==> design/flow/design.v <==
`timescale 1ns / 1ps
module OV7670_MemController (
    input  logic        clk,
    input  logic        reset,
    input  logic        href,
    input  logic        vsync,
    input  logic [ 7:0] ov7670_data,
    output logic        we,
    output logic [16:0] wAddr,
    output logic [15:0] wData,
    output logic        camera_dp_en,
    output logic        v_finish_camera,
    output logic [ 9:0] x_pixel_camera,
    output logic [ 9:0] y_pixel_camera
);
    logic [15:0] pixel_data;
    logic [ 9:0] h_counter;   
    logic [ 9:0] v_counter;   
    assign wAddr = v_counter * 320 + h_counter[9:1];
    assign wData = pixel_data;
    assign x_pixel_camera = h_counter / 2;
    assign y_pixel_camera = v_counter;
    assign camera_dp_en = ((x_pixel_camera < 320) && (y_pixel_camera < 240));
    always_ff @(posedge clk, posedge reset) begin
        if (reset) begin
            h_counter  <= 0;
            pixel_data <= 0;
            we         <= 1'b0;
        end else begin
            if (href) begin
                h_counter <= h_counter + 1;
                if (h_counter[0] == 0) begin
                    pixel_data[15:8] <= ov7670_data;
                    we               <= 1'b0;
                end else begin
                    pixel_data[7:0] <= ov7670_data;
                    we              <= 1'b1;
                end
            end else begin
                h_counter <= 0;
                we        <= 1'b0;
            end
        end
    end
    always_ff @(posedge clk, posedge reset) begin
        if (reset) begin
            v_counter <= 0;
        end else begin
            if (vsync) begin
                v_counter <= 0;
            end else begin
                if (h_counter == (320 * 2 - 1)) begin
                    v_counter <= v_counter + 1;
                end
            end
        end
    end
    logic v_sync_flag;
    always_ff @(posedge clk or posedge reset) begin
        if (reset) begin
            v_sync_flag <= 0;
            v_finish_camera <= 0;
        end else if (vsync) begin
            if (!v_sync_flag) begin
                v_sync_flag <= 1;
                v_finish_camera <= 1;
            end else begin
                v_finish_camera <= 0;
            end
        end else begin
            v_sync_flag <= 0;
            v_finish_camera <= 0;
        end
    end
endmodule
module negedge_detect (
    input  logic clk,
    input  logic reset,
    input  logic x,
    output logic o_tick
);
    logic tmp_reg;
    always_ff @(posedge clk or posedge reset) begin
        if (reset) begin
            tmp_reg <= 0;
        end else begin
            tmp_reg <= x;
        end
    end
    assign o_tick = (~x) & tmp_reg;
endmodule
`timescale 1ns / 1ps
module rgb_to_hsv (
    input  logic [4:0] r_data,
    input  logic [5:0] g_data,
    input  logic [4:0] b_data,
    output logic [1:0] r_g_decision,     
    output logic [7:0] s_data,
    output logic [7:0] v_data
);
    localparam GREEN_R_MAX_THRESHOLD = 120;
    localparam GREEN_G_MIN_THRESHOLD = 180;
    localparam GREEN_B_MAX_THRESHOLD = 120;
    localparam RED_R_MIN_THRESHOLD = 190;
    localparam RED_G_MAX_THRESHOLD = 100;
    localparam RED_B_MAX_THRESHOLD = 100;
    logic [7:0] r_8b;
    logic [7:0] g_8b;
    logic [7:0] b_8b;
    logic [7:0] max_val;
    logic [7:0] min_val;
    assign r_8b = {r_data, r_data[4:2]};
    assign g_8b = {g_data, g_data[5:4]};
    assign b_8b = {b_data, b_data[4:2]};
    always_comb begin
        if ((g_8b >= GREEN_G_MIN_THRESHOLD) && (r_8b <= GREEN_R_MAX_THRESHOLD) && (b_8b <= GREEN_B_MAX_THRESHOLD)) begin
            r_g_decision = 1;
        end
        else if ((r_8b >= RED_R_MIN_THRESHOLD) && (g_8b <= RED_G_MAX_THRESHOLD) && (b_8b <= RED_B_MAX_THRESHOLD)) begin
            r_g_decision = 0;
        end else begin
            r_g_decision = 2;
        end
    end
    find_max_val U_MAX_VAL (
        .x1 (r_8b),
        .x2 (g_8b),
        .x3 (b_8b),
        .max(max_val)
    );
    find_min_val U_MIN_VAL (
        .x1 (r_8b),
        .x2 (g_8b),
        .x3 (b_8b),
        .min(min_val)
    );
    assign v_data = max_val;
    always_comb begin
        if (!max_val) begin
            s_data = 0;
        end else begin
            s_data = ((max_val - min_val) * 255) / max_val;
        end
    end
endmodule
module find_max_val (
    input  logic [7:0] x1,
    input  logic [7:0] x2,
    input  logic [7:0] x3,
    output logic [7:0] max
);
    logic [7:0] temp_max;
    assign temp_max = (x1 > x2) ? x1 : x2;
    assign max = (temp_max > x3) ? temp_max : x3;
endmodule
module find_min_val (
    input  logic [7:0] x1,
    input  logic [7:0] x2,
    input  logic [7:0] x3,
    output logic [7:0] min
);
    logic [7:0] temp_min;
    assign temp_min = (x1 < x2) ? x1 : x2;
    assign min = (temp_min < x3) ? temp_min : x3;
endmodule
`timescale 1ns / 1ps
module Label_Gen (
    input  logic [7:0] s_data,
    input  logic [7:0] v_data,
    input  logic [1:0] r_g_decision,
    output logic [2:0] label_data
);
    localparam ROAD = 0;
    localparam WALK_ROAD = 1;
    localparam BACKGROUND = 2;
    localparam CAR = 3;
    localparam HUMAN = 4;
    localparam ROAD_V_THRESHOLD = 38;
    localparam ROAD_S_THRESHOLD = 77;
    localparam WALK_V_THRESHOLD = 179;
    localparam WALK_S_THRESHOLD = 51;
    always_comb begin
        if (r_g_decision == 0) begin
            label_data = CAR;
        end 
        else if (r_g_decision == 1) begin
            label_data = HUMAN;
        end 
        else if ((v_data >= WALK_V_THRESHOLD) && (s_data <= WALK_S_THRESHOLD)) begin
            label_data = WALK_ROAD;
        end
        else if((v_data <= ROAD_V_THRESHOLD) && (s_data <= ROAD_S_THRESHOLD)) begin
            label_data = ROAD;
        end 
        else begin
            label_data = BACKGROUND;
        end
    end
endmodule
`timescale 1ns / 1ps
module cam_pixel_labeler (
    input  logic        clk,
    input  logic        reset,
    input  logic        href,
    input  logic        vsync,
    input  logic [ 7:0] ov7670_data,
    output logic        we,
    output logic [16:0] wAddr,
    output logic [ 2:0] label_data,
    output logic        camera_dp_en,
    output logic        v_finish_camera,
    output logic [ 9:0] x_pixel_camera,
    output logic [ 9:0] y_pixel_camera
);
    logic [15:0] ov7670_wData;
    logic [ 1:0] r_g_decision;
    logic [ 7:0] s_data;
    logic [ 7:0] v_data;
    OV7670_MemController U_OV7670_MemController (
        .clk            (clk),
        .reset          (reset),
        .href           (href),
        .vsync          (vsync),
        .ov7670_data    (ov7670_data),
        .we             (we),
        .wAddr          (wAddr),
        .wData          (ov7670_wData),
        .camera_dp_en   (camera_dp_en),
        .v_finish_camera(v_finish_camera),
        .x_pixel_camera (x_pixel_camera),
        .y_pixel_camera (y_pixel_camera)
    );
    rgb_to_hsv U_rgb_to_hsv (
        .r_data      (ov7670_wData[15:11]),
        .g_data      (ov7670_wData[10:5]),
        .b_data      (ov7670_wData[4:0]),
        .s_data      (s_data),
        .v_data      (v_data),
        .r_g_decision(r_g_decision)
    );
    Label_Gen U_Label_Gen (
        .r_g_decision(r_g_decision),
        .s_data      (s_data),
        .v_data      (v_data),
        .label_data  (label_data)
    );
endmodule
==> design/flow/run.sh <==
#!/bin/bash
# the make line also repeats each setting of config.mk as NAME=value (left out here)
make -C /OpenROAD-flow-scripts/flow DESIGN_CONFIG=/design/flow/config.mk WORK_HOME=/design/flow/orfs CLKGATE_MAP_FILE= finish
==> design/flow/config.mk <==
export PLATFORM = sky130hd
export DESIGN_NAME = cam_pixel_labeler
export DESIGN_NICKNAME = cam_pixel_labeler
export VERILOG_FILES = /design/flow/design.v
export SDC_FILE = /design/flow/constraint.sdc
export NUM_CORES = 4
export LEC_CHECK = 0
export CAP_MARGIN = 20
export CORE_MARGIN = 2
export CORE_UTILIZATION = 59
export SLEW_MARGIN = 20
==> design/flow/constraint.sdc <==
create_clock -name core_clock -period 81.7 [get_ports {clk}]
set_input_delay 16.3400 -clock core_clock [delete_from_list [all_inputs] [get_ports {clk}]]
set_output_delay 16.3400 -clock core_clock [all_outputs]
set_load 0.01 [all_outputs]
==> run summary, run 1 <==
Final Wtd Congestion: 1.007
Share of async-settable or async-resettable flops after synthesis: 100.0%
Top cell type by instance count after synthesis: sky130_fd_sc_hd__ha_1
Outcome: stopped before the end
Die Size: 42290 sq um
Total number of placement rows: 73
Error text reported by the tool: [ERROR GRT-0116] Global routing finished with congestion. Check the congestion regions in the DRC Viewer.
Gate count of the mapped netlist: 3185
Ao+oa area frac: 31.35%
DP Worst Slack: -14.34 ns
Dominant comb cell: AND-OR/OR-AND gates
Last stage reached: global routing (5_1_grt)
Maximum level of the CTS H-tree: 2
Clock Sinks: 39
Number of cell instances after yosys synthesis: 3185
Number of top-level design ports: 55
Die H: 205.6 microns
Proportion of synthesized chip area in sequential cells: 4.068%
Placement-stage cell area: 35310 sq um
Total global routing track utilization: 88.91%
CTS Hold Bufs: 0
Multiplexer share of the synthesized area: 4.986%
Number of buffers inserted by port buffering: 53
Flip-flops with a built-in enable: 0
Top cells, area: sky130_fd_sc_hd__ha_1 16%, sky130_fd_sc_hd__o21a_1 4.8%, sky130_fd_sc_hd__xnor2_1 4.7%
Floorplan Nets: 3529
Most common flop cell mapped by yosys: sky130_fd_sc_hd__dfrtp_1
Total overflow reported by the global router: 507
Post-synthesis adder-cell area fraction: 18.50%
DIE WIDTH: 205.6 microns
Yosys Warn Count: 3
Post-synthesis share of cell area spent on xor and xnor gates: 7.876%
Post-Syn Area: 23990 sq um
Simple logic cell fraction of the synthesized area: 27.89%
Area leader, netlist: sky130_fd_sc_hd__ha_1
FP Core Util: 60.10%
Placed wire-length estimate after detailed placement: 78.87 mm
Leading cell types by count after synthesis: 301 x sky130_fd_sc_hd__ha_1, 277 x sky130_fd_sc_hd__nand2_1, 248 x sky130_fd_sc_hd__nor2_1, 207 x sky130_fd_sc_hd__a21oi_1, 183 x sky130_fd_sc_hd__nor3_1
Core Area: 39910 sq um
Mean cell area of the mapped netlist: 7.532 sq um
Synth Register Bits: 39
TritonCTS buffer count: 5
Maximum count of clock buffers along a single path: 2
Number of distinct standard cells referenced by the synthesized netlist: 174
Yosys Chip Area: 23990 sq um
Cell at the root of the clock tree: sky130_fd_sc_hd__clkbuf_16
Top area contributor share: 15.70%
-- stage by stage --
| stage | utilization [%] | hold slack, ns | TNS, ns | instances |
|---|---|---|---|---|
| CTS | 94.37 | 0.4127 | -24.92 | 5232 |
| floorplan | - | 0.3777 | -28.57 | 3185 |
| detailed placement | 88.47 | 0.3944 | -26.53 | 5011 |
| global placement | 88.47 | 0.3824 | -17.49 | 5011 |
-- layer usage --
| metal | track usage (%) | overflow |
|---|---|---|
| met5 | 56.55 | 2 |
| met4 | 92.37 | 168 |
| met3 | 80.35 | 20 |
| met1 | 85.82 | 16 |
| met2 | 100.9 | 301 |
-- timing repair --
action                                  in CTS
pin swaps                                  170
gates cloned                                 0
setup buffers                              213
endpoints found under the setup margin       2
gates resized                              123
==> inputs of run 2 (changes only) <==
Settings changed: CAP_MARGIN 20 to 30, CORE_UTILIZATION 59 to 65, GPL_TIMING_DRIVEN set to 1, MAX_ROUTING_LAYER set to met4, SETUP_SLACK_MARGIN set to -2.0, SLEW_MARGIN 20 to 25, TNS_END_PERCENT set to 95.
Clock period 81.7 ns to 87.8 ns, I/O delays scaled along.
==> run 2 against run 1 <==
- the run fails in clock tree synthesis (4_1_cts)
- die area shrank 9.1%
- synthesized area is the same
- synthesized cell count is the same
==> run summary, run 2 <==
Most common flop cell mapped by yosys: sky130_fd_sc_hd__dfrtp_1
Gate count of the mapped netlist: 3185
Share of async-settable or async-resettable flops after synthesis: 100.0%
Outcome: stopped before the end
Flip-flops with a built-in enable: 0
Top area contributor share: 15.70%
Dominant comb cell: AND-OR/OR-AND gates
Top cell type by instance count after synthesis: sky130_fd_sc_hd__ha_1
Proportion of synthesized chip area in sequential cells: 4.068%
Ao+oa area frac: 31.35%
Final Wtd Congestion: 1.080
Leading cell types by count after synthesis: 301 x sky130_fd_sc_hd__ha_1, 277 x sky130_fd_sc_hd__nand2_1, 248 x sky130_fd_sc_hd__nor2_1, 207 x sky130_fd_sc_hd__a21oi_1, 183 x sky130_fd_sc_hd__nor3_1
Synth Register Bits: 39
Mean cell area of the mapped netlist: 7.532 sq um
Placed wire-length estimate after detailed placement: 92.74 mm
Number of top-level design ports: 55
Error text reported by the tool: [ERROR DPL-0033] detailed placement checks failed during check placement.
Floorplan Nets: 3529
Multiplexer share of the synthesized area: 4.986%
Total number of placement rows: 70
Core Area: 36430 sq um
Number of buffers inserted by port buffering: 53
Post-Syn Area: 23990 sq um
Last stage reached: clock tree synthesis (4_1_cts)
Top cells, area: sky130_fd_sc_hd__ha_1 16%, sky130_fd_sc_hd__o21a_1 4.8%, sky130_fd_sc_hd__xnor2_1 4.7%
Post-synthesis share of cell area spent on xor and xnor gates: 7.876%
DIE WIDTH: 196.1 microns
Yosys Warn Count: 3
Number of distinct standard cells referenced by the synthesized netlist: 174
DP Worst Slack: -11.45 ns
Die Size: 38460 sq um
Area leader, netlist: sky130_fd_sc_hd__ha_1
Yosys Chip Area: 23990 sq um
Number of cell instances after yosys synthesis: 3185
Simple logic cell fraction of the synthesized area: 27.89%
Die H: 196.1 microns
FP Core Util: 65.84%
Post-synthesis adder-cell area fraction: 18.50%
==> run 2: through the flow <==
stage               instances  utilization [%]  instance area (sq um)
floorplan                3185                -                  24870
detailed placement       4893            95.41                  34760
global placement         4893            95.41                  34760
==> inputs of run 3 (changes only) <==
Settings changed: ABC_AREA set to 1, CAP_MARGIN 30 to 20, CORE_UTILIZATION 65 to 72, CTS_CLUSTER_DIAMETER set to 377, CTS_CLUSTER_SIZE set to 98, GPL_TIMING_DRIVEN 1 to unset, MAX_ROUTING_LAYER met4 to unset, PLACE_DENSITY set to 0.4, SETUP_SLACK_MARGIN -2.0 to unset, SLEW_MARGIN 25 to 20, TNS_END_PERCENT 95 to 40.
Clock period 87.8 ns to 74.9 ns, I/O delays scaled along.
==> run 3 against run 2 <==
- the run fails in global routing (5_1_grt)
- die area is 0.18% higher
- synthesized area is 11% higher
- synthesized cell count increased by 44%
==> run summary, run 3 <==
Post-synthesis adder-cell area fraction: 16.48%
Top cells, area: sky130_fd_sc_hd__nand2_1 17%, sky130_fd_sc_hd__ha_1 14%, sky130_fd_sc_hd__inv_1 9.0%
Area leader, netlist: sky130_fd_sc_hd__nand2_1
Error text reported by the tool: [ERROR GRT-0232] Routing congestion too high. Check the congestion heatmap in the GUI.
Gate count of the mapped netlist: 4594
Most common flop cell mapped by yosys: sky130_fd_sc_hd__dfrtp_1
Multiplexer share of the synthesized area: 0.07990%
Total overflow reported by the global router: 118
Die Size: 38530 sq um
DP Worst Slack: -3.497 ns
Outcome: stopped before the end
Flip-flops with a built-in enable: 0
Die H: 196.3 microns
Yosys Chip Area: 26620 sq um
Cell at the root of the clock tree: sky130_fd_sc_hd__clkbuf_16
FP Core Util: 72.89%
TritonCTS buffer count: 5
Post-Syn Area: 26620 sq um
Floorplan Nets: 4938
Number of top-level design ports: 55
Leading cell types by count after synthesis: 1209 x sky130_fd_sc_hd__nand2_1, 639 x sky130_fd_sc_hd__inv_1, 423 x sky130_fd_sc_hd__nor2_1, 375 x sky130_fd_sc_hd__nand3_1, 301 x sky130_fd_sc_hd__ha_1
Proportion of synthesized chip area in sequential cells: 3.666%
Maximum level of the CTS H-tree: 2
Yosys Warn Count: 3
Last stage reached: global routing (5_1_grt)
Placed wire-length estimate after detailed placement: 60.95 mm
Number of buffers inserted by port buffering: 53
Number of distinct standard cells referenced by the synthesized netlist: 75
Maximum count of clock buffers along a single path: 2
Post-synthesis share of cell area spent on xor and xnor gates: 7.699%
Share of async-settable or async-resettable flops after synthesis: 100.0%
Mean cell area of the mapped netlist: 5.795 sq um
DIE WIDTH: 196.3 microns
Final Wtd Congestion: 1.014
Top area contributor share: 17.05%
Total number of placement rows: 70
Synth Register Bits: 39
Dominant comb cell: simple AND/OR/NAND/NOR gates
Clock Sinks: 39
Core Area: 36520 sq um
Top cell type by instance count after synthesis: sky130_fd_sc_hd__nand2_1
Ao+oa area frac: 13.07%
Total global routing track utilization: 79.88%
Simple logic cell fraction of the synthesized area: 46.39%
Number of cell instances after yosys synthesis: 4594
==> run 3: per-layer routing <==
layer	global-route usage [%]	overflow
met1	77.41	1
met2	97.11	55
met3	65.00	5
met4	83.92	57
met5	34.36	0
==> run 3: what timing repair did <==
action                     in CTS
setup endpoints to repair       2
buffers inserted               93
pin swaps                      82
gates resized                 113
gates cloned                    4
hold buffers                    0
==> run 3: metrics by stage <==
step	instance area, sq um	instances
floorplan	27230	4594
global placement	29600	5301
detailed placement	29600	5301
CTS	30880	5406
==> inputs of run 4 (changes only) <==
Settings changed: ABC_AREA 1 to unset, CORE_UTILIZATION 72 to 9, CTS_CLUSTER_DIAMETER 377 to unset, CTS_CLUSTER_SIZE 98 to unset, PLACE_DENSITY 0.4 to unset, TNS_END_PERCENT 40 to unset.
Clock period 74.9 ns to 213.0 ns, I/O delays scaled along.
==> run 4 against run 3 <==
- the run now finishes clean
- synthesized cell count down 31%
- die area went up to 7.0 times the previous value
- synthesized area shrank 9.9%
==> run summary, run 4 <==
Outcome: finished clean
Total overflow reported by the global router: 0
Setup tns final: 0 ns
Area leader, netlist: sky130_fd_sc_hd__ha_1
Wire length of the first global-routing pass: 112.0 mm
Max Slew Vio Count: 0
Slowest cell on crit path: sky130_fd_sc_hd__o31ai_2
Rel. slew slack: 34.49%
Post-Syn Area: 23990 sq um
Top cells, area: sky130_fd_sc_hd__ha_1 16%, sky130_fd_sc_hd__o21a_1 4.8%, sky130_fd_sc_hd__xnor2_1 4.7%
Worst Setup SP: U_OV7670_MemController.pixel_data[9]$_DFFE_PP0P_
Clock Skew: 0.006110 ns
Total number of placement rows: 189
Buffer count from post-CTS setup fixing: 0
Origin of the critical flop-to-flop path: U_OV7670_MemController.h_counter[1]$_DFF_PP0_
Total global routing track utilization: 4.722%
Worst Setup End Kind: primary output
Critical path arrival: 99.11 ns
Multiplexer share of the synthesized area: 4.986%
Least-Margin Pin Slew: 0.9745 ns
Hold Path Class: reg2reg
Worst hold start: U_OV7670_MemController.v_sync_flag$_DFF_PP0_
Number of top-level design ports: 55
Synthesis-to-layout area growth: 19.12%
Simple logic cell fraction of the synthesized area: 27.89%
Post-synthesis share of cell area spent on xor and xnor gates: 7.876%
Synth Register Bits: 39
Antenna violations before repair: 5
Clock Sinks: 39
Required time of the critical path: 170.40 ns
Ao+oa area frac: 31.35%
Yosys Warn Count: 3
Pin count of the biggest net entering global routing: 41
Number of cell instances after yosys synthesis: 3185
Number of cells upsized or downsized after cts: 0
Mean cell area of the mapped netlist: 7.532 sq um
FF-to-FF path depth: 7
Max capacitance violation total: 0
Top cell type by instance count after synthesis: sky130_fd_sc_hd__ha_1
Flip-flops with a built-in enable: 0
Clock Pin Slew Worst Setup and Hold Paths: 0.06 ns
Buffering stage count on the worst path with inverters included: 29
Hold-critical path depth: 1
Crit Path Class: reg2out
Gate count of the mapped netlist: 3185
CTS Hold Bufs: 0
Number of distinct standard cells referenced by the synthesized netlist: 174
OpenROAD warning count: 32
Number of antenna-violating nets in the routed design: 0
Worst min-delay path endpoint: U_OV7670_MemController.v_finish_camera$_DFF_PP0_
Final setup violation count: 0
Cell at the root of the clock tree: sky130_fd_sc_hd__clkbuf_16
Maximum level of the CTS H-tree: 2
Number of buffers inserted by port buffering: 53
Maximum count of clock buffers along a single path: 2
Proportion of synthesized chip area in sequential cells: 4.068%
Die H: 520.3 microns
Stages on worst setup path: 435
Share of async-settable or async-resettable flops after synthesis: 100.0%
Crit Path Max Fanout: 24
Crit share post-route: 66.53%
Leading cell types by count after synthesis: 301 x sky130_fd_sc_hd__ha_1, 277 x sky130_fd_sc_hd__nand2_1, 248 x sky130_fd_sc_hd__nor2_1, 207 x sky130_fd_sc_hd__a21oi_1, 183 x sky130_fd_sc_hd__nor3_1
RSZ-0062 raised after global routing: false
Placed wire-length estimate after detailed placement: 54.20 mm
CP Capture Point: label_data[1]
R2r endpoint: U_OV7670_MemController.v_counter[9]$_DFFE_PP0P_
Via count of the first global-routing pass: 22.07k
Vias: 23.42k
Yosys Chip Area: 23990 sq um
Top area contributor share: 15.70%
Peak Freq: 0.007056 GHz
Final Wtd Congestion: 0.8295
CP top delay family: AND-OR/OR-AND gates
Detailed-routing iteration count for the pre-antenna-repair pass: 5
Slack of the worst reg-to-reg path: 210.77 ns
Critical Path Start Type: flop
CTS tree: yes
Most common flop cell mapped by yosys: sky130_fd_sc_hd__dfrtp_1
Final WL: 66.68 mm
FP Core Util: 9.049%
Post-synthesis adder-cell area fraction: 18.50%
Layout Nets: 3514
# diodes: 0
Dominant comb cell: AND-OR/OR-AND gates
Core Area: 265100 sq um
Iter 0 DRT Violations: 1193
Number of failing hold endpoints at the final stage: 0
Max incr delay on CP: 0.84 ns
Die Size: 270700 sq um
Post-route DRC violation count: 0
Shortest clock period the worst path allows after layout: 141.71 ns
TritonCTS buffer count: 5
Wire per inst: 9.947 microns
Floorplan Nets: 3529
Via density per instance: 3.493
DIE WIDTH: 520.3 microns
Source-to-sink clock delay at the later pin of the worst-skew pair: 0.28 ns
Cell repeated most along the worst path: sky130_fd_sc_hd__o21a_1
==> run 4: through the flow <==
step / setup WS [ns] / hold slack, ns / std cells / cell area (sq um) / utilization, %
after CTS: 71.73 / 0.4043 / 6704 / 28570 / 10.78
final: 71.29 / 0.4014 / 6704 / 28570 / 10.78
after global placement: 73.01 / 0.3789 / 6696 / 28430 / 10.73
after detailed placement: 72.43 / 0.3995 / 6696 / 28430 / 10.73
after global routing: 62.17 / 0.4292 / 6704 / 28570 / 10.78
after floorplan: 83.03 / 0.3777 / 3185 / 23990 / -
==> run 4: metal layers <==
layer  share of wire (%)  vias up  GRT usage, %
met5               0.084        -             0
met4                 1.9       10        0.8851
met3                 3.2       72        0.3526
met2                  44      434         7.876
met1                  50    10870         6.634
li1                    -    12030             -
==> run 4: layout make-up <==
type,instances,area (sq um)
sequential,39,975.9
clock inverter,2,12.51
clock buffer,6,128.9
timing repair buffer,74,688.2
multi-input combinational,2894,21760
inverter,156,593.1
fill,30700,236500
tap,3533,4420
==> inputs of run 5 (changes only) <==
Settings changed: CORE_UTILIZATION 9 to 28, CTS_CLUSTER_DIAMETER set to 118, HOLD_SLACK_MARGIN set to 0.04, MIN_ROUTING_LAYER set to met1, PLACE_DENSITY set to 0.57, SETUP_SLACK_MARGIN set to -2.0.
Clock period 213.0 ns to 153.0 ns, I/O delays scaled along.
==> run 5 against run 4 <==
- final area shrank 10%
- global-route usage grew 11 points
- largest cell class unchanged
- utilization grew 19 points
- still clean on timing, DRC and antenna
- synthesized area is the same
- hold slack lost 0.0073 ns
- non-clock buffer count grew 1
- synthesized cell count is the same
- first-iteration DRC count grew 18%
==> run summary, run 5 <==
Outcome: finished clean
Via count of the first global-routing pass: 22.79k
Pin count of the biggest net entering global routing: 41
TritonCTS buffer count: 5
Layout Nets: 3515
Wire per inst: 16.24 microns
FP Core Util: 28.22%
Area leader, netlist: sky130_fd_sc_hd__ha_1
Placed wire-length estimate after detailed placement: 57.22 mm
Crit Path Max Fanout: 24
Most common flop cell mapped by yosys: sky130_fd_sc_hd__dfrtp_1
Final Instance Area: 25620 sq um
Placement-stage cell area: 25450 sq um
Hold-critical path depth: 1
Critical path arrival: 98.74 ns
Total number of placement rows: 107
CP top delay family: AND-OR/OR-AND gates
Gate count of the mapped netlist: 3185
Proportion of synthesized chip area in sequential cells: 4.068%
Final Wtd Congestion: 0.8810
Number of cell instances after yosys synthesis: 3185
Number of buffers inserted by port buffering: 53
Simple logic cell fraction of the synthesized area: 27.89%
Number of distinct standard cells referenced by the synthesized netlist: 174
Vias: 23.62k
Yosys Chip Area: 23990 sq um
Post-Syn Area: 23990 sq um
Ao+oa area frac: 31.35%
FF-to-FF path depth: 7
Dominant comb cell: AND-OR/OR-AND gates
Peak Freq: 0.007732 GHz
Clock Pin Slew Worst Setup and Hold Paths: 0.06 ns
Synth Register Bits: 39
CTS Hold Bufs: 0
Worst hold start: U_OV7670_MemController.v_sync_flag$_DFF_PP0_
OpenROAD warning count: 32
Number of antenna-violating nets in the routed design: 0
Max Slew Vio Count: 0
Critical Path Start Type: flop
Flip-flops with a built-in enable: 0
Top cell type by instance count after synthesis: sky130_fd_sc_hd__ha_1
Source-to-sink clock delay at the later pin of the worst-skew pair: 0.28 ns
Number of cells upsized or downsized after cts: 0
Synthesis-to-layout area growth: 6.823%
Antenna violations before repair: 0
Slack of the worst reg-to-reg path: 150.74 ns
Slowest cell on crit path: sky130_fd_sc_hd__o31ai_2
Post-synthesis share of cell area spent on xor and xnor gates: 7.876%
Hold Path Class: reg2reg
R2r endpoint: U_OV7670_MemController.v_counter[9]$_DFFE_PP0P_
Die Size: 88030 sq um
Top area contributor share: 15.70%
Number of failing hold endpoints at the final stage: 0
Crit Path Class: reg2out
Post-route DRC violation count: 0
Cell at the root of the clock tree: sky130_fd_sc_hd__clkbuf_16
Floorplan Nets: 3529
Buffering stage count on the worst path with inverters included: 32
Detailed-routing iteration count for the pre-antenna-repair pass: 5
Max incr delay on CP: 0.90 ns
Share of async-settable or async-resettable flops after synthesis: 100.0%
Crit share post-route: 84.53%
Origin of the critical flop-to-flop path: U_OV7670_MemController.h_counter[1]$_DFF_PP0_
Stages on worst setup path: 434
Total global routing track utilization: 15.64%
Leading cell types by count after synthesis: 301 x sky130_fd_sc_hd__ha_1, 277 x sky130_fd_sc_hd__nand2_1, 248 x sky130_fd_sc_hd__nor2_1, 207 x sky130_fd_sc_hd__a21oi_1, 183 x sky130_fd_sc_hd__nor3_1
Cell repeated most along the worst path: sky130_fd_sc_hd__o21a_1
Multiplexer share of the synthesized area: 4.986%
CTS tree: yes
Top cells, area: sky130_fd_sc_hd__ha_1 16%, sky130_fd_sc_hd__o21a_1 4.8%, sky130_fd_sc_hd__xnor2_1 4.7%
Post-synthesis adder-cell area fraction: 18.50%
Clock Skew: 0.004361 ns
Shortest clock period the worst path allows after layout: 129.34 ns
Number of top-level design ports: 55
Total overflow reported by the global router: 0
Clock Sinks: 39
Worst Setup SP: U_OV7670_MemController.pixel_data[10]$_DFFE_PP0P_
Setup tns final: 0 ns
Final setup violation count: 0
Buffer count from post-CTS setup fixing: 0
Maximum count of clock buffers along a single path: 2
Mean cell area of the mapped netlist: 7.532 sq um
Wire length of the first global-routing pass: 115.9 mm
Final WL: 70.10 mm
Least-Margin Pin Slew: 1.060 ns
Die H: 296.7 microns
RSZ-0062 raised after global routing: false
Max capacitance violation total: 0
Maximum level of the CTS H-tree: 2
Worst min-delay path endpoint: U_OV7670_MemController.v_finish_camera$_DFF_PP0_
Rel. slew slack: 28.88%
Core Area: 85010 sq um
Required time of the critical path: 122.40 ns
Worst Setup End Kind: primary output
Yosys Warn Count: 3
DIE WIDTH: 296.7 microns
# diodes: 0
Via density per instance: 5.473
Iter 0 DRT Violations: 1407
CP Capture Point: label_data[1]
==> run 5: cell type report <==
type                    instances  area (sq um)
inverters                     156         593.1
clock buffers                   5         125.1
well taps                    1144          1431
flip-flops and latches         39         975.9
clock inverters                 3         47.55
repair buffers                 75         695.7
fillers                      9217         59390
multi-input cells            2894         21760
==> run 5: layer usage <==
| metal | share of wire, % | track usage, % | vias to the layer above | wire, microns |
|---|---|---|---|---|
| li1 | - | - | 12010 | - |
| met1 | 48 | 21.04 | 11070 | 33690 |
| met2 | 46 | 27.27 | 459 | 32490 |
| met3 | 3.3 | 0.9937 | 80 | 2340 |
| met4 | 2.2 | 3.523 | 0 | 1574 |
| met5 | 0 | 0 | - | 0 |
==> run 5: through the flow <==
stage | std cells | util [%] | hold slack, ns | setup WS (ns)
global route | 4316 | 30.14 | 0.4052 | 14.90
finish | 4316 | 30.14 | 0.3940 | 23.66
floorplan | 3185 | - | 0.3777 | 35.03
global placement | 4308 | 29.94 | 0.3820 | 25.88
CTS | 4316 | 30.14 | 0.3986 | 24.18
detailed placement | 4308 | 29.94 | 0.3889 | 24.89
==> inputs of run 6 (changes only) <==
Settings changed: CELL_PAD_IN_SITES_DETAIL_PLACEMENT set to 2, CELL_PAD_IN_SITES_GLOBAL_PLACEMENT set to 1, CORE_UTILIZATION 28 to 30, CTS_CLUSTER_DIAMETER 118 to unset, CTS_CLUSTER_SIZE set to 32, GPL_TIMING_DRIVEN set to 0, HOLD_SLACK_MARGIN 0.04 to unset, MAX_ROUTING_LAYER set to met4, MIN_ROUTING_LAYER met1 to met2, PLACE_DENSITY 0.57 to unset, PLACE_DENSITY_LB_ADDON set to 0.08, SETUP_SLACK_MARGIN -2.0 to 5.0.
Clock period 153.0 ns to 120.0 ns, I/O delays scaled along.
==> run 6 against run 5 <==
- setup slack got worse by 17 ns
- clock-buffer cell count grew 1
- non-clock buffer count grew 463
- critical endpoint unchanged
- still clean
- critical path depth grew 32
- largest cell class unchanged
- global-route usage grew 24 points
- synthesized area unchanged
- hold slack better by 0.0082 ns
- final cell count is 8.6% higher
- first-iteration DRC count grew to 3.6 times the previous value
- sequential share of layout area fell by 0.71 points
==> run summary, run 6 <==
Outcome: finished clean
Number of failing hold endpoints at the final stage: 0
Origin of the critical flop-to-flop path: U_OV7670_MemController.h_counter[1]$_DFF_PP0_
Most common flop cell mapped by yosys: sky130_fd_sc_hd__dfrtp_1
Yosys Chip Area: 23990 sq um
Post-Syn Area: 23990 sq um
Clock Sinks: 39
Simple logic cell fraction of the synthesized area: 27.89%
RSZ-0062 raised after global routing: false
Die Size: 82240 sq um
Final setup violation count: 0
Worst Hold Slack: 0.4022 ns
Worst min-delay path endpoint: U_OV7670_MemController.v_finish_camera$_DFF_PP0_
OpenROAD warning count: 32
Cell at the root of the clock tree: sky130_fd_sc_hd__clkbuf_16
Number of cell instances after yosys synthesis: 3185
Least-Margin Pin Slew: 1.130 ns
Yosys Warn Count: 3
Number of distinct standard cells referenced by the synthesized netlist: 174
Clock Pin Slew Worst Setup and Hold Paths: 0.06 ns
Total global routing track utilization: 39.87%
Wire per inst: 24.90 microns
DIE WIDTH: 286.8 microns
Source-to-sink clock delay at the later pin of the worst-skew pair: 0.29 ns
Wire length of the first global-routing pass: 165.5 mm
FP Core Util: 30.32%
Required time of the critical path: 96.00 ns
Floorplan Nets: 3529
Layout Nets: 3978
Hold-critical path depth: 1
Proportion of synthesized chip area in sequential cells: 4.068%
Max capacitance violation total: 0
R2r endpoint: U_OV7670_MemController.v_counter[7]$_DFFE_PP0P_
Slowest cell on crit path: sky130_fd_sc_hd__xnor2_2
Share of async-settable or async-resettable flops after synthesis: 100.0%
Stages on worst setup path: 466
Hold Path Class: reg2reg
Mean cell area of the mapped netlist: 7.532 sq um
Post-synthesis adder-cell area fraction: 18.50%
Area leader, netlist: sky130_fd_sc_hd__ha_1
Final WL: 116.7 mm
Slack of the worst reg-to-reg path: 117.37 ns
Via count of the first global-routing pass: 42.10k
Crit Path Max Fanout: 10
Top cells, area: sky130_fd_sc_hd__ha_1 16%, sky130_fd_sc_hd__o21a_1 4.8%, sky130_fd_sc_hd__xnor2_1 4.7%
Number of top-level design ports: 55
Core Area: 79130 sq um
Buffering stage count on the worst path with inverters included: 66
Top area contributor share: 15.70%
Gate count of the mapped netlist: 3185
Final Wtd Congestion: 0.9647
Flip-flops with a built-in enable: 0
Placed wire-length estimate after detailed placement: 83.78 mm
Synthesis-to-layout area growth: 33.19%
Vias: 38.19k
Number of antenna-violating nets in the routed design: 0
Leading cell types by count after synthesis: 301 x sky130_fd_sc_hd__ha_1, 277 x sky130_fd_sc_hd__nand2_1, 248 x sky130_fd_sc_hd__nor2_1, 207 x sky130_fd_sc_hd__a21oi_1, 183 x sky130_fd_sc_hd__nor3_1
Total number of placement rows: 103
Rel. slew slack: 24.11%
Total overflow reported by the global router: 0
Peak Freq: 0.008806 GHz
CTS tree: yes
Antenna violations before repair: 0
Top cell type by instance count after synthesis: sky130_fd_sc_hd__ha_1
TritonCTS buffer count: 5
Synth Register Bits: 39
Clock Skew: 0.009503 ns
Number of buffers inserted by port buffering: 53
FF-to-FF path depth: 8
Layout fillers: 9017
CTS Hold Bufs: 0
Crit share post-route: 94.63%
Max Slew Vio Count: 0
Via density per instance: 8.146
Crit Path Class: reg2out
Critical Path Start Type: flop
Maximum count of clock buffers along a single path: 2
Pin count of the biggest net entering global routing: 34
Iter 0 DRT Violations: 5126
CP top delay family: AND-OR/OR-AND gates
CP Capture Point: label_data[1]
Worst Setup SP: U_OV7670_MemController.pixel_data[9]$_DFFE_PP0P_
Post-synthesis share of cell area spent on xor and xnor gates: 7.876%
Post-route DRC violation count: 0
Worst Setup End Kind: primary output
Multiplexer share of the synthesized area: 4.986%
Detailed-routing iteration count for the pre-antenna-repair pass: 9
Maximum level of the CTS H-tree: 2
Cell repeated most along the worst path: sky130_fd_sc_hd__o21a_1
Ao+oa area frac: 31.35%
Worst hold start: U_OV7670_MemController.v_sync_flag$_DFF_PP0_
Max incr delay on CP: 0.60 ns
Core occupancy in the finished layout: 40.38%
Shortest clock period the worst path allows after layout: 113.56 ns
Critical path arrival: 89.56 ns
Die H: 286.8 microns
Dominant comb cell: AND-OR/OR-AND gates
[run 6: layout make-up]
class | count | area [sq um] | area share [%]
clock inverter | 2 | 35.03 | 0.1096
timing repair buffer | 442 | 3640 | 11.39
inverter | 156 | 628.1 | 1.966
sequential | 39 | 988.4 | 3.094
tap | 1050 | 1314 | 4.112
antenna | 3 | 7.507 | 0.02350
multi-input combinational | 2894 | 24220 | 75.81
clock buffer | 6 | 138.9 | 0.4347
buffer | 96 | 977.2 | 3.058
[run 6: through the flow]
stage	setup slack, ns	cells	setup TNS (ns)	cell area [sq um]
final	6.440	4688	0	31950
after floorplan	8.627	3185	0	23990
after detailed placement	-12.53	4296	-22.77	26020
after global routing	2.931	4685	0	31940
after global placement	-10.48	4288	-18.65	25830
after CTS	5.014	4392	0	28050
[run 6: layer usage]
| layer | up-vias | part of all wire [%] | routed length, microns | track usage, % |
|---|---|---|---|---|
| li1 | 12790 | - | - | - |
| met5 | - | 0 | 0 | - |
| met4 | 0 | 6.1 | 7103 | 1.914 |
| met1 | 12930 | 0 | 0 | - |
| met3 | 918 | 43 | 50500 | 56.28 |
| met2 | 11540 | 51 | 59110 | 44.99 |
[run 6: repair_timing]
action / 4_1_cts / 5_1_grt
pin swaps: 65 / 245
setup buffers: 88 / 290
resized: 277 / 337
cloned: 0 / 3
endpoints found under the setup margin: 2 / 2
==> inputs of run 7 (changes only) <==
Settings changed: CAP_MARGIN 20 to 15, CELL_PAD_IN_SITES_DETAIL_PLACEMENT 2 to 1, CELL_PAD_IN_SITES_GLOBAL_PLACEMENT 1 to unset, CORE_ASPECT_RATIO set to 0.52, CORE_UTILIZATION 30 to 48, CTS_CLUSTER_DIAMETER set to 257, CTS_CLUSTER_SIZE 32 to 79, GPL_TIMING_DRIVEN 0 to 1, MAX_ROUTING_LAYER met4 to unset, PLACE_DENSITY set to 0.77, PLACE_DENSITY_LB_ADDON 0.08 to unset, SETUP_SLACK_MARGIN 5.0 to 1.7, SLEW_MARGIN 20 to 40, TNS_END_PERCENT set to 95.
Clock period 120.0 ns to 97.1 ns, I/O delays scaled along.
==> run 7 against run 6 <==
- the flow now stops in global routing (5_1_grt)
- synthesized area stayed put
- synthesized cell count is the same
- die area decreased by 37%
==> run summary, run 7 <==
Total number of placement rows: 59
Total overflow reported by the global router: 562
FP Core Util: 48.28%
DIE WIDTH: 314.0 microns
Post-Syn Area: 23990 sq um
Last stage reached: global routing (5_1_grt)
Yosys Warn Count: 3
Post-synthesis share of cell area spent on xor and xnor gates: 7.876%
Dominant comb cell: AND-OR/OR-AND gates
Flip-flops with a built-in enable: 0
Total global routing track utilization: 80.71%
Yosys Chip Area: 23990 sq um
Number of cell instances after yosys synthesis: 3185
Placed wire-length estimate after detailed placement: 87.93 mm
Leading cell types by count after synthesis: 301 x sky130_fd_sc_hd__ha_1, 277 x sky130_fd_sc_hd__nand2_1, 248 x sky130_fd_sc_hd__nor2_1, 207 x sky130_fd_sc_hd__a21oi_1, 183 x sky130_fd_sc_hd__nor3_1
Simple logic cell fraction of the synthesized area: 27.89%
Instance count after placement with tap cells included: 4119
Synth Register Bits: 39
Maximum level of the CTS H-tree: 2
Number of top-level design ports: 55
TritonCTS buffer count: 5
Multiplexer share of the synthesized area: 4.986%
Post-synthesis adder-cell area fraction: 18.50%
Gate count of the mapped netlist: 3185
Most common flop cell mapped by yosys: sky130_fd_sc_hd__dfrtp_1
Mean cell area of the mapped netlist: 7.532 sq um
Top cell type by instance count after synthesis: sky130_fd_sc_hd__ha_1
Top cells, area: sky130_fd_sc_hd__ha_1 16%, sky130_fd_sc_hd__o21a_1 4.8%, sky130_fd_sc_hd__xnor2_1 4.7%
Area leader, netlist: sky130_fd_sc_hd__ha_1
Final Wtd Congestion: 1.092
Error text reported by the tool: [ERROR GRT-0116] Global routing finished with congestion. Check the congestion regions in the DRC Viewer.
Proportion of synthesized chip area in sequential cells: 4.068%
Die H: 165.2 microns
Ao+oa area frac: 31.35%
Share of async-settable or async-resettable flops after synthesis: 100.0%
Die Size: 51880 sq um
Number of buffers inserted by port buffering: 53
Top area contributor share: 15.70%
Floorplan Nets: 3529
Outcome: stopped before the end
Maximum count of clock buffers along a single path: 2
Cell at the root of the clock tree: sky130_fd_sc_hd__clkbuf_16
Core Area: 49680 sq um
Number of distinct standard cells referenced by the synthesized netlist: 174
DP Worst Slack: -9.260 ns
Clock Sinks: 39
run 7: repair_timing:
item | in CTS
resized | 84
pin swaps | 69
buffers inserted | 65
endpoints found under the setup margin | 2
hold buffers | 0
run 7: through the flow:
stage	hold slack, ns	cell area (sq um)
after floorplan	0.3777	24870
after global placement	0.3811	27680
after detailed placement	0.4014	27690
after CTS	0.4067	28750
run 7: metal layers:
metal | GRT overflow | GRT usage (%)
met1 | - | -
met2 | 85 | 82.02
met3 | 311 | 90.90
met5 | 61 | 73.48
met4 | 105 | 61.81
==> inputs of run 8 (changes only) <==
Settings changed: ABC_AREA set to 1, CAP_MARGIN 15 to 20, CELL_PAD_IN_SITES_DETAIL_PLACEMENT 1 to unset, CORE_ASPECT_RATIO 0.52 to unset, CORE_UTILIZATION 48 to 69, CTS_CLUSTER_DIAMETER 257 to unset, CTS_CLUSTER_SIZE 79 to 98, GPL_TIMING_DRIVEN 1 to unset, MIN_ROUTING_LAYER met2 to unset, PLACE_DENSITY 0.77 to unset, SETUP_SLACK_MARGIN 1.7 to unset, SLEW_MARGIN 40 to 20, TNS_END_PERCENT 95 to unset.
Clock period 97.1 ns to 96.9 ns, I/O delays scaled along.
==> run 8 against run 7 <==
- the run now finishes clean
- die area fell by 23%
- synthesized area rose by 11%
- synthesized cell count is 44% higher
==> run summary, run 8 <==
Outcome: finished clean
Vias: 29.74k
Cell at the root of the clock tree: sky130_fd_sc_hd__clkbuf_16
Total global routing track utilization: 35.24%
Maximum level of the CTS H-tree: 2
Via count of the first global-routing pass: 26.68k
Shortest clock period the worst path allows after layout: 90.62 ns
Proportion of synthesized chip area in sequential cells: 3.666%
Detailed-routing iteration count for the pre-antenna-repair pass: 6
Most common flop cell mapped by yosys: sky130_fd_sc_hd__dfrtp_1
Least-Margin Pin Slew: 0.9192 ns
Hold Path Class: reg2reg
Post-Syn Area: 26620 sq um
Number of distinct standard cells referenced by the synthesized netlist: 75
Required time of the critical path: 77.52 ns
Crit Path Max Fanout: 37
Die H: 200.4 microns
Total area of multi-input combinational cells: 22750 sq um
Final WL: 75.65 mm
Floorplan Nets: 4938
# diodes: 0
Number of antenna-violating nets in the routed design: 0
Max capacitance violation total: 0
Synthesis-to-layout area growth: 7.031%
Final setup violation count: 0
Total number of placement rows: 71
Top area contributor share: 17.05%
FF-to-FF path depth: 15
Number of buffers inserted by port buffering: 53
Gate count of the mapped netlist: 4594
Synth Register Bits: 39
Critical Path Start Type: flop
Crit share post-route: 93.52%
Worst hold start: U_OV7670_MemController.v_sync_flag$_DFF_PP0_
DIE WIDTH: 200.4 microns
Buffering stage count on the worst path with inverters included: 86
Maximum count of clock buffers along a single path: 2
Crit Path Class: reg2out
Post-synthesis adder-cell area fraction: 16.48%
Yosys Chip Area: 26620 sq um
Die Size: 40170 sq um
Cell repeated most along the worst path: sky130_fd_sc_hd__nand2_1
Clock Skew: 0.004470 ns
Hold-critical path depth: 1
Number of top-level design ports: 55
Top cell type by instance count after synthesis: sky130_fd_sc_hd__nand2_1
Max incr delay on CP: 0.61 ns
Post-route DRC violation count: 0
Area leader, netlist: sky130_fd_sc_hd__nand2_1
CTS tree: yes
Number of cell instances after yosys synthesis: 4594
Number of failing hold endpoints at the final stage: 0
Core Area: 37840 sq um
Clock Sinks: 39
Worst min-delay path endpoint: U_OV7670_MemController.v_finish_camera$_DFF_PP0_
Peak Freq: 0.01103 GHz
CP Capture Point: label_data[1]
FP Core Util: 70.34%
Max Slew Vio Count: 0
Flip-flops with a built-in enable: 0
CP top delay family: simple AND/OR/NAND/NOR gates
R2r endpoint: U_OV7670_MemController.v_counter[9]$_DFFE_PP0P_
TritonCTS buffer count: 5
Wire per inst: 14.59 microns
Top cells, area: sky130_fd_sc_hd__nand2_1 17%, sky130_fd_sc_hd__ha_1 14%, sky130_fd_sc_hd__inv_1 9.0%
Non-filler instance count after layout: 5185
Multiplexer share of the synthesized area: 0.07990%
Ao+oa area frac: 13.07%
Layout Nets: 5017
Via density per instance: 5.735
Critical path arrival: 71.24 ns
Placed wire-length estimate after detailed placement: 60.00 mm
Origin of the critical flop-to-flop path: U_OV7670_MemController.h_counter[1]$_DFF_PP0_
Layout fillers: 3336
Wire length of the first global-routing pass: 122.8 mm
Share of async-settable or async-resettable flops after synthesis: 100.0%
Final Wtd Congestion: 1.007
Slack of the worst reg-to-reg path: 94.44 ns
Simple logic cell fraction of the synthesized area: 46.39%
Pin count of the biggest net entering global routing: 40
Total overflow reported by the global router: 0
Worst Setup End Kind: primary output
Slowest cell on crit path: sky130_fd_sc_hd__fa_1
Instance count after placement with tap cells included: 5094
Clock Pin Slew Worst Setup and Hold Paths: 0.06 ns
Source-to-sink clock delay at the later pin of the worst-skew pair: 0.28 ns
Dominant comb cell: simple AND/OR/NAND/NOR gates
Antenna violations before repair: 0
Rel. slew slack: 38.49%
Leading cell types by count after synthesis: 1209 x sky130_fd_sc_hd__nand2_1, 639 x sky130_fd_sc_hd__inv_1, 423 x sky130_fd_sc_hd__nor2_1, 375 x sky130_fd_sc_hd__nand3_1, 301 x sky130_fd_sc_hd__ha_1
Sequential cell area in the final layout: 975.9 sq um
Post-synthesis share of cell area spent on xor and xnor gates: 7.699%
Mean cell area of the mapped netlist: 5.795 sq um
OpenROAD warning count: 34
Yosys Warn Count: 3
Worst Setup SP: U_OV7670_MemController.pixel_data[10]$_DFFE_PP0P_
Iter 0 DRT Violations: 2301
DP Worst Slack: 0.2614 ns
Stages on worst setup path: 475
Setup ws final: 6.278 ns
[run 8: per-stage QoR]
step                cell area (sq um)  utilization, %  setup TNS, ns  hold WS, ns
floorplan                       26620               -              0       0.3785
global placement                27290           72.10              0       0.3844
detailed placement              27290           72.10              0       0.3911
CTS                             27470           72.59              0       0.4059
global route                    28490           75.29        -0.8520       0.4484
finish                          28490           75.29              0       0.4067
[run 8: area by class of cell]
type | instances | share of cell area (%)
inverter | 730 | 9.802
multi-input combinational | 3762 | 79.85
clock buffer | 6 | 0.4874
timing repair inverter | 1 | 0.02635
tap | 511 | 2.244
clock inverter | 2 | 0.1361
sequential | 39 | 3.425
timing repair buffer | 134 | 4.031
[run 8: what timing repair did]
item / in CTS / in global routing
gates cloned: 0 / 10
pin swaps: 0 / 23
endpoints found under the hold margin: 0 / 0
hold buffers: 0 / 0
resized: 2 / 115
setup endpoints to repair: 1 / 2
setup buffers: 0 / 73
[run 8: routing by layer]
layer  GRT usage [%]  part of all wire [%]  routed length (microns)  vias up
met5               0                     0                        0        -
met4           12.30                   3.6                     2745        0
met3           2.825                   6.1                     4587      197
met2           60.93                    46                    35080     1078
met1           46.08                    44                    33240    13350
li1                -                     -                        -    15110
==> inputs of run 9 (changes only) <==
Settings changed: ABC_AREA 1 to unset, CAP_MARGIN 20 to 30, CORE_UTILIZATION 69 to 68, CTS_CLUSTER_DIAMETER set to 229, CTS_CLUSTER_SIZE 98 to 35, GPL_TIMING_DRIVEN set to 1, PLACE_DENSITY set to 0.77, SETUP_SLACK_MARGIN set to 5.0, SLEW_MARGIN 20 to 25, TNS_END_PERCENT set to 95.
Clock period 96.9 ns to 75.7 ns, I/O delays scaled along.
==> run 9 against run 8 <==
- the flow now stops in detailed placement (3_5_place_dp)
- die area down 8.4%
- synthesized cell count down 31%
- synthesized area is 9.9% lower
==> run summary, run 9 <==
Share of async-settable or async-resettable flops after synthesis: 100.0%
Flip-flops with a built-in enable: 0
Post-synthesis adder-cell area fraction: 18.50%
Post-synthesis share of cell area spent on xor and xnor gates: 7.876%
Post-Syn Area: 23990 sq um
Ao+oa area frac: 31.35%
Last stage reached: detailed placement (3_5_place_dp)
Number of distinct standard cells referenced by the synthesized netlist: 174
Outcome: stopped before the end
Area leader, netlist: sky130_fd_sc_hd__ha_1
Most common flop cell mapped by yosys: sky130_fd_sc_hd__dfrtp_1
Top cell type by instance count after synthesis: sky130_fd_sc_hd__ha_1
Dominant comb cell: AND-OR/OR-AND gates
Multiplexer share of the synthesized area: 4.986%
Number of cell instances after yosys synthesis: 3185
Yosys Warn Count: 3
Total number of placement rows: 68
Die Size: 36790 sq um
Die H: 191.8 microns
FP Core Util: 69.27%
Top area contributor share: 15.70%
DIE WIDTH: 191.8 microns
Number of top-level design ports: 55
Proportion of synthesized chip area in sequential cells: 4.068%
Synth Register Bits: 39
Top cells, area: sky130_fd_sc_hd__ha_1 16%, sky130_fd_sc_hd__o21a_1 4.8%, sky130_fd_sc_hd__xnor2_1 4.7%
Final Wtd Congestion: 1.071
Yosys Chip Area: 23990 sq um
Mean cell area of the mapped netlist: 7.532 sq um
Simple logic cell fraction of the synthesized area: 27.89%
Floorplan Nets: 3529
Number of buffers inserted by port buffering: 53
Leading cell types by count after synthesis: 301 x sky130_fd_sc_hd__ha_1, 277 x sky130_fd_sc_hd__nand2_1, 248 x sky130_fd_sc_hd__nor2_1, 207 x sky130_fd_sc_hd__a21oi_1, 183 x sky130_fd_sc_hd__nor3_1
Core Area: 34630 sq um
Error text reported by the tool: [ERROR DPL-0038] Utilization greater than 100%, impossible to legalize
Gate count of the mapped netlist: 3185
## run 9: metrics by stage
stage          std cells  worst slack (ns)
2_1_floorplan       3185            -20.28
3_3_place_gp        4930            -14.04
==> inputs of run 10 (changes only) <==
Settings changed: ABC_AREA set to 1, CAP_MARGIN 30 to 20, CORE_UTILIZATION 68 to 72, CTS_CLUSTER_DIAMETER 229 to 273, CTS_CLUSTER_SIZE 35 to 98, GPL_TIMING_DRIVEN 1 to unset, PLACE_DENSITY 0.77 to 0.38, SETUP_SLACK_MARGIN 5.0 to unset, SLEW_MARGIN 25 to 20, TNS_END_PERCENT 95 to 40.
Clock period 75.7 ns to 81.2 ns, I/O delays scaled along.
==> run 10 against run 9 <==
- now fails the layout checks on negative setup slack
- synthesized area increased by 11%
- die area increased by 4.7%
- synthesized cell count increased by 44%
==> run summary, run 10 <==
Outcome: complete, but fails checks
Layout violations: negative setup slack
Post-synthesis share of cell area spent on xor and xnor gates: 7.699%
OpenROAD warning count: 34
Die Size: 38530 sq um
Source-to-sink clock delay at the later pin of the worst-skew pair: 0.29 ns
Worst Setup SP: U_OV7670_MemController.pixel_data[8]$_DFFE_PP0P_
Floorplan Nets: 4938
Via density per instance: 6.283
CP top delay family: simple AND/OR/NAND/NOR gates
Synthesis-to-layout area growth: 17.82%
Number of buffers inserted by port buffering: 53
Post-route DRC violation count: 0
Maximum count of clock buffers along a single path: 2
Maximum level of the CTS H-tree: 2
Slowest cell on crit path: sky130_fd_sc_hd__o21ai_0
Number of distinct standard cells referenced by the synthesized netlist: 75
# diodes: 0
Hold Path Class: reg2reg
Number of cell instances after yosys synthesis: 4594
Top cells, area: sky130_fd_sc_hd__nand2_1 17%, sky130_fd_sc_hd__ha_1 14%, sky130_fd_sc_hd__inv_1 9.0%
Number of antenna-violating nets in the routed design: 0
Setup ws final: -0.6365 ns
Crit Path Max Fanout: 19
DP Worst Slack: -2.855 ns
Placement-stage cell area: 28300 sq um
CTS Hold Bufs: 0
FP Core Util: 72.89%
Most common flop cell mapped by yosys: sky130_fd_sc_hd__dfrtp_1
Final Wtd Congestion: 1.052
Clock Skew: 0.008367 ns
Critical path arrival: 65.60 ns
Ao+oa area frac: 13.07%
Cell at the root of the clock tree: sky130_fd_sc_hd__clkbuf_16
Dominant comb cell: simple AND/OR/NAND/NOR gates
Simple logic cell fraction of the synthesized area: 46.39%
Instance count after placement with tap cells included: 5157
Multiplexer share of the synthesized area: 0.07990%
Gate count of the mapped netlist: 4594
Final Instance Area: 31370 sq um
Max capacitance violation total: 0
Worst min-delay path endpoint: U_OV7670_MemController.v_finish_camera$_DFF_PP0_
Critical Path Start Type: flop
Number of top-level design ports: 55
Top cell type by instance count after synthesis: sky130_fd_sc_hd__nand2_1
Clock Pin Slew Worst Setup and Hold Paths: 0.06 ns
Final WL: 94.43 mm
Crit share post-route: 100.8%
Detailed-routing iteration count for the pre-antenna-repair pass: 14
Total global routing track utilization: 39.29%
R2r endpoint: U_OV7670_MemController.v_counter[9]$_DFFE_PP0P_
Clock Sinks: 39
Mean cell area of the mapped netlist: 5.795 sq um
Max incr delay on CP: 0.81 ns
Shortest clock period the worst path allows after layout: 81.84 ns
Post-Syn Area: 26620 sq um
Vias: 33.73k
DIE WIDTH: 196.3 microns
Layout Nets: 5243
Iter 0 DRT Violations: 4037
Core occupancy in the finished layout: 85.88%
Synth Register Bits: 39
Wire length of the first global-routing pass: 129.3 mm
Area leader, netlist: sky130_fd_sc_hd__nand2_1
Worst hold start: U_OV7670_MemController.v_sync_flag$_DFF_PP0_
Layout fillers: 2315
Placed wire-length estimate after detailed placement: 61.81 mm
CP Capture Point: label_data[1]
TritonCTS buffer count: 5
Rel. slew slack: 30.85%
Stages on worst setup path: 461
Antenna violations before repair: 1
Core Area: 36520 sq um
Worst Setup End Kind: primary output
Max Slew Vio Count: 0
Top area contributor share: 17.05%
Share of async-settable or async-resettable flops after synthesis: 100.0%
Crit Path Class: reg2out
CTS tree: yes
Wire per inst: 17.59 microns
Non-filler instance count after layout: 5368
Die H: 196.3 microns
Buffering stage count on the worst path with inverters included: 86
Total overflow reported by the global router: 0
FF-to-FF path depth: 15
Hold-critical path depth: 1
Peak Freq: 0.01222 GHz
Via count of the first global-routing pass: 28.28k
Flip-flops with a built-in enable: 0
Pin count of the biggest net entering global routing: 40
Proportion of synthesized chip area in sequential cells: 3.666%
Yosys Warn Count: 3
Total number of placement rows: 70
Least-Margin Pin Slew: 1.026 ns
Yosys Chip Area: 26620 sq um
Number of failing hold endpoints at the final stage: 0
Required time of the critical path: 64.96 ns
Final setup violation count: 1
Post-synthesis adder-cell area fraction: 16.48%
Slack of the worst reg-to-reg path: 78.53 ns
Leading cell types by count after synthesis: 1209 x sky130_fd_sc_hd__nand2_1, 639 x sky130_fd_sc_hd__inv_1, 423 x sky130_fd_sc_hd__nor2_1, 375 x sky130_fd_sc_hd__nand3_1, 301 x sky130_fd_sc_hd__ha_1
Origin of the critical flop-to-flop path: U_OV7670_MemController.h_counter[1]$_DFF_PP0_
Cell repeated most along the worst path: sky130_fd_sc_hd__nand2_1
## run 10: metrics by stage
stage | hold WS, ns | setup TNS, ns
4_1_cts | 0.3989 | 0
5_1_grt | 0.4221 | -7.568
2_1_floorplan | 0.3785 | 0
3_5_place_dp | 0.3958 | -4.296
3_3_place_gp | 0.3831 | -0.4037
6_report | 0.3978 | -0.6365
## run 10: routing by layer
layer  global-route usage (%)  wire length [microns]  vias up  part of all wire (%)
li1                         -                      -    15580                     -
met5                        0                     13        -                 0.014
met1                    49.19                  34360    14900                    36
met2                    68.53                  42020     2418                    44
met4                    16.53                   7457        2                   7.9
met3                    4.091                  10580      828                    11
## run 10: layout make-up
type	count	area (sq um)	area share, %
flip-flops and latches	39	979.7	3.124
clock buffers	6	138.9	0.4428
inverters	730	2816	8.980
multi-input cells	3763	23950	76.37
repair buffers	355	2824	9.004
clock inverters	2	35.03	0.1117
repair inverters	5	31.28	0.09973
well taps	468	585.6	1.867
## run 10: repair_timing
item                                    CTS  global route
setup buffers                            23           163
gates cloned                              7            10
endpoints found under the setup margin    2             2
gates resized                            42           337
pin swaps                                15           195
==> inputs of run 11 (changes only) <==
Settings changed: CAP_MARGIN 20 to 35, CELL_PAD_IN_SITES_DETAIL_PLACEMENT set to 0, CORE_UTILIZATION 72 to 48, CTS_CLUSTER_DIAMETER 273 to unset, CTS_CLUSTER_SIZE 98 to unset, MAX_ROUTING_LAYER set to met5, PLACE_DENSITY 0.38 to unset, PLACE_DENSITY_LB_ADDON set to 0.25, SETUP_SLACK_MARGIN set to 5.0, TNS_END_PERCENT 40 to unset.
Clock period 81.2 ns to 175.0 ns, I/O delays scaled along.
==> run 11 against run 10 <==
- clock-buffer cell count is the same
- final cell count shrank 0.52%
- die area grew 49%
- register-to-register slack gained 94 ns
- largest cell class unchanged
- critical endpoint unchanged
- wire length shrank 25%
- hold slack lost 0.0041 ns
- setup slack gained 62 ns
- now clean on timing, DRC and antenna
- sequential share of layout area grew 0.40 points
- clock skew shrank 0.0042 ns
==> run summary, run 11 <==
Critical path arrival: 78.20 ns
Worst Setup SP: U_OV7670_MemController.pixel_data[10]$_DFFE_PP0P_
Max incr delay on CP: 0.60 ns
CP Capture Point: label_data[1]
Final Wtd Congestion: 0.9844
Yosys Chip Area: 26620 sq um
# diodes: 0
Proportion of synthesized chip area in sequential cells: 3.666%
Number of cell instances after yosys synthesis: 4594
Peak Freq: 0.008834 GHz
CTS Hold Bufs: 0
Clock Pin Slew Worst Setup and Hold Paths: 0.06 ns
Top cells, area: sky130_fd_sc_hd__nand2_1 17%, sky130_fd_sc_hd__ha_1 14%, sky130_fd_sc_hd__inv_1 9.0%
Yosys Warn Count: 3
Die H: 239.5 microns
CP top delay family: AND-OR/OR-AND gates
Hold-critical path depth: 1
OpenROAD warning count: 32
Clock Skew: 0.004208 ns
Vias: 28.08k
Dominant comb cell: simple AND/OR/NAND/NOR gates
Multiplexer share of the synthesized area: 0.07990%
Via count of the first global-routing pass: 25.30k
Via density per instance: 5.259
Leading cell types by count after synthesis: 1209 x sky130_fd_sc_hd__nand2_1, 639 x sky130_fd_sc_hd__inv_1, 423 x sky130_fd_sc_hd__nor2_1, 375 x sky130_fd_sc_hd__nand3_1, 301 x sky130_fd_sc_hd__ha_1
CTS tree: yes
Worst Setup End Kind: primary output
Total area of multi-input combinational cells: 22310 sq um
Least-Margin Pin Slew: 0.7636 ns
Ao+oa area frac: 13.07%
Detailed-routing iteration count for the pre-antenna-repair pass: 6
Crit Path Max Fanout: 37
Source-to-sink clock delay at the later pin of the worst-skew pair: 0.27 ns
Total global routing track utilization: 24.09%
Synth Register Bits: 39
Maximum level of the CTS H-tree: 2
Cell at the root of the clock tree: sky130_fd_sc_hd__clkbuf_16
Placed wire-length estimate after detailed placement: 58.55 mm
Crit share post-route: 64.69%
Outcome: finished clean
Max Slew Vio Count: 0
Number of cells upsized or downsized after cts: 0
Antenna violations before repair: 0
Required time of the critical path: 140.00 ns
Post-synthesis adder-cell area fraction: 16.48%
Simple logic cell fraction of the synthesized area: 46.39%
Critical Path Start Type: flop
DIE WIDTH: 239.5 microns
Mean cell area of the mapped netlist: 5.795 sq um
Worst hold start: U_OV7670_MemController.v_sync_flag$_DFF_PP0_
Final setup violation count: 0
Rel. slew slack: 48.98%
Iter 0 DRT Violations: 2048
Wire length of the first global-routing pass: 118.9 mm
Flip-flops with a built-in enable: 0
Slack of the worst reg-to-reg path: 172.57 ns
Area leader, netlist: sky130_fd_sc_hd__nand2_1
Number of antenna-violating nets in the routed design: 0
Clock Sinks: 39
Die Size: 57360 sq um
Core occupancy in the finished layout: 50.43%
Top area contributor share: 17.05%
RSZ-0062 raised after global routing: false
Most common flop cell mapped by yosys: sky130_fd_sc_hd__dfrtp_1
Top cell type by instance count after synthesis: sky130_fd_sc_hd__nand2_1
Total number of placement rows: 86
Number of top-level design ports: 55
Cell repeated most along the worst path: sky130_fd_sc_hd__nand2_1
R2r endpoint: U_OV7670_MemController.v_counter[9]$_DFFE_PP0P_
Total overflow reported by the global router: 0
Floorplan Nets: 4938
Post-route DRC violation count: 0
Crit Path Class: reg2out
Origin of the critical flop-to-flop path: U_OV7670_MemController.h_counter[1]$_DFF_PP0_
FP Core Util: 48.41%
Layout Nets: 4935
Number of distinct standard cells referenced by the synthesized netlist: 75
Buffer count from post-CTS setup fixing: 0
Wire per inst: 13.24 microns
Core Area: 54990 sq um
Shortest clock period the worst path allows after layout: 113.20 ns
Pin count of the biggest net entering global routing: 40
Post-synthesis share of cell area spent on xor and xnor gates: 7.699%
TritonCTS buffer count: 5
Hold Path Class: reg2reg
Buffering stage count on the worst path with inverters included: 85
Setup tns final: 0 ns
Gate count of the mapped netlist: 4594
Final WL: 70.69 mm
Number of buffers inserted by port buffering: 53
Max capacitance violation total: 0
Slowest cell on crit path: sky130_fd_sc_hd__a2111oi_0
Maximum count of clock buffers along a single path: 2
Sequential cell area in the final layout: 975.9 sq um
FF-to-FF path depth: 15
Worst min-delay path endpoint: U_OV7670_MemController.v_finish_camera$_DFF_PP0_
Post-Syn Area: 26620 sq um
Share of async-settable or async-resettable flops after synthesis: 100.0%
Synthesis-to-layout area growth: 4.155%
Layout fillers: 5895
Stages on worst setup path: 472
Number of failing hold endpoints at the final stage: 0
-- run 11: through the flow --
stage          area, sq um  hold WS, ns  cells  setup WS, ns
2_1_floorplan        26620       0.3785   4594         70.14
3_5_place_dp         27580       0.3834   5331         62.64
5_1_grt              27730       0.4060   5340         51.80
6_report             27730       0.3938   5340         61.80
4_1_cts              27720       0.3973   5339         62.11
3_3_place_gp         27580       0.3890   5331         64.97
-- run 11: layout make-up --
| class | count | area share, % |
|---|---|---|
| repair buffers | 62 | 2.157 |
| clock buffers | 6 | 0.4648 |
| inverters | 730 | 9.977 |
| flip-flops and latches | 39 | 3.520 |
| clock inverters | 2 | 0.04513 |
| multi-input cells | 3753 | 80.46 |
| well taps | 748 | 3.375 |
-- run 11: per-layer routing --
metal / vias to the layer above / track usage [%] / wire [microns]
met1: 12520 / 33.47 / 34370
li1: 14900 / - / -
met5: - / 0 / 0
met2: 580 / 41.98 / 32580
met3: 79 / 0.7491 / 2638
met4: 0 / 3.845 / 1098
